Design top, start of the top module:
module top#(       
    parameter FIFO_DEPTH = 16,
    parameter DATA_WIDTH = 32,
    parameter START_NUMBER = 0    
)(
    input  logic        GCLK,
    input  logic        OTG_RESETN,
    input  logic [DATA_WIDTH-1:0] wdatax,
    input  logic [DATA_WIDTH-1:0] wdatay,
    input  logic        validx,
    input  logic        validy,
    input  logic [DATA_WIDTH-1:0] kx_u,
    input  logic [DATA_WIDTH-1:0] bx_u,
    input  logic [DATA_WIDTH-1:0] kx_c,
    input  logic [DATA_WIDTH-1:0] bx_c,
    input  logic [DATA_WIDTH-1:0] ky_u,
    input  logic [DATA_WIDTH-1:0] by_u,
    input  logic [DATA_WIDTH-1:0] ky_c,
    input  logic [DATA_WIDTH-1:0] by_c,
    output logic        sel_1_0,
    output logic        sel_1_1,
    output logic        sel_2_0,
    output logic        sel_2_1,
    output logic        AS2_r,
    output  logic       wready,
    output logic        JB1,
    output logic        JB2,
    output logic        JB3,
    output logic        JB4,
    output logic        JB7,
  ...
Size in the first run: about 10000 cells after synthesis, about 350 I/O pins.
==> flow/config.mk <==
export PLATFORM = sky130hd
export DESIGN_NAME = top
export DESIGN_NICKNAME = top
export VERILOG_FILES = /design/flow/design.v
export SDC_FILE = /design/flow/constraint.sdc
export NUM_CORES = 4
export LEC_CHECK = 0
export CAP_MARGIN = 35
export CELL_PAD_IN_SITES_DETAIL_PLACEMENT = 2
export CELL_PAD_IN_SITES_GLOBAL_PLACEMENT = 2
export CORE_ASPECT_RATIO = 1.51
export CORE_MARGIN = 6
export CORE_UTILIZATION = 43
export CTS_CLUSTER_DIAMETER = 242
export CTS_CLUSTER_SIZE = 10
export GPL_ROUTABILITY_DRIVEN = 0
export GPL_TIMING_DRIVEN = 0
export MIN_ROUTING_LAYER = met1
export PLACE_DENSITY_LB_ADDON = 0.29
export SETUP_SLACK_MARGIN = 1.69
export SLEW_MARGIN = 35
==> flow/constraint.sdc <==
create_clock -name core_clock -period 16.0 [get_ports {GCLK}]
set_input_delay 3.2000 -clock core_clock [delete_from_list [all_inputs] [get_ports {GCLK}]]
set_output_delay 3.2000 -clock core_clock [all_outputs]
set_load 0.01 [all_outputs]
run.sh (not shown) runs the stock make flow with config.mk's settings and CLKGATE_MAP_FILE=.
The first run passed the timing, design-rule and antenna checks.
Next try:
==> flow/config.mk (replaced) <==
export PLATFORM = sky130hd
export DESIGN_NAME = top
export DESIGN_NICKNAME = top
export VERILOG_FILES = /design/flow/design.v
export SDC_FILE = /design/flow/constraint.sdc
export NUM_CORES = 4
export LEC_CHECK = 0
export CAP_MARGIN = 20
export CORE_MARGIN = 2
export CORE_UTILIZATION = 40
export GPL_ROUTABILITY_DRIVEN = 0
export SLEW_MARGIN = 20
export TNS_END_PERCENT = 5
==> flow/constraint.sdc (replaced) <==
create_clock -name core_clock -period 10.0 [get_ports {GCLK}]
set_input_delay 2.0000 -clock core_clock [delete_from_list [all_inputs] [get_ports {GCLK}]]
set_output_delay 2.0000 -clock core_clock [all_outputs]
set_load 0.01 [all_outputs]
Outcome: Sequential cell count does not change; final area went down by 1.0%; combinational power climbs by 21%; register-to-register slack is worse by 3.7 ns; core utilization drops by 4.0 points; routed wire length drops by 46%; setup slack degrades by 3.7 ns.
Next try:
--- a/flow/config.mk
+++ b/flow/config.mk
@@ -9,5 +9,5 @@
 export CORE_MARGIN = 2
-export CORE_UTILIZATION = 40
-export GPL_ROUTABILITY_DRIVEN = 0
+export CORE_UTILIZATION = 70
+export CTS_CLUSTER_SIZE = 50
+export SETUP_SLACK_MARGIN = -0.64
 export SLEW_MARGIN = 20
-export TNS_END_PERCENT = 5
==> flow/constraint.sdc (replaced) <==
create_clock -name core_clock -period 6.79 [get_ports {GCLK}]
set_input_delay 1.3580 -clock core_clock [delete_from_list [all_inputs] [get_ports {GCLK}]]
set_output_delay 1.3580 -clock core_clock [all_outputs]
set_load 0.01 [all_outputs]
Result:
- The new run ran to the end with violations: negative setup slack
- worst setup slack gets worse by 2.0 ns
- clock-buffer cell count went down by 10
- global-route usage went up by 17 points
- wire length went up by 3.2%
- non-clock buffer count went up by 528
- die size went down by about 43%
- area after synthesis stays the same
- utilization went up by 36 points
- critical path depth went up by 1
- sequential power went up by about 46%
Next try:
--- a/flow/config.mk
+++ b/flow/config.mk
@@ -9,5 +9,5 @@
 export CORE_MARGIN = 2
-export CORE_UTILIZATION = 70
-export CTS_CLUSTER_SIZE = 50
-export SETUP_SLACK_MARGIN = -0.64
+export CORE_UTILIZATION = 72
+export CTS_CLUSTER_DIAMETER = 232
+export PLACE_DENSITY = 0.36
 export SLEW_MARGIN = 20
==> flow/constraint.sdc (replaced) <==
create_clock -name core_clock -period 5.57 [get_ports {GCLK}]
set_input_delay 1.1140 -clock core_clock [delete_from_list [all_inputs] [get_ports {GCLK}]]
set_output_delay 1.1140 -clock core_clock [all_outputs]
set_load 0.01 [all_outputs]
The changed run completed, yet does not pass: negative setup slack.
Worst setup slack degrades by 1.3 ns.
Area after synthesis stays the same.
Non-clock buffer count goes up by 198.
Cell area goes up by 2.8%.
Die size goes down by 2.7%.
Clock power goes up by 22%.
Next try:
--- a/flow/config.mk
+++ b/flow/config.mk
@@ -7,7 +7,5 @@
 export LEC_CHECK = 0
-export CAP_MARGIN = 20
+export CAP_MARGIN = 5
 export CORE_MARGIN = 2
 export CORE_UTILIZATION = 72
-export CTS_CLUSTER_DIAMETER = 232
-export PLACE_DENSITY = 0.36
 export SLEW_MARGIN = 20
==> flow/constraint.sdc (replaced) <==
create_clock -name core_clock -period 7.53 [get_ports {GCLK}]
set_input_delay 1.5060 -clock core_clock [delete_from_list [all_inputs] [get_ports {GCLK}]]
set_output_delay 1.5060 -clock core_clock [all_outputs]
set_load 0.01 [all_outputs]
The new run finished but failed the layout checks on negative setup slack.
Synthesized area stays the same.
Hold slack improved by 0.15 ns.
Setup slack improved by 1.9 ns.
Power came out lower by 31%.
Global-route usage came out lower by 2.7 points.
Via count came out lower by 4.2%.
Power is estimated from default activity; no workload was simulated.
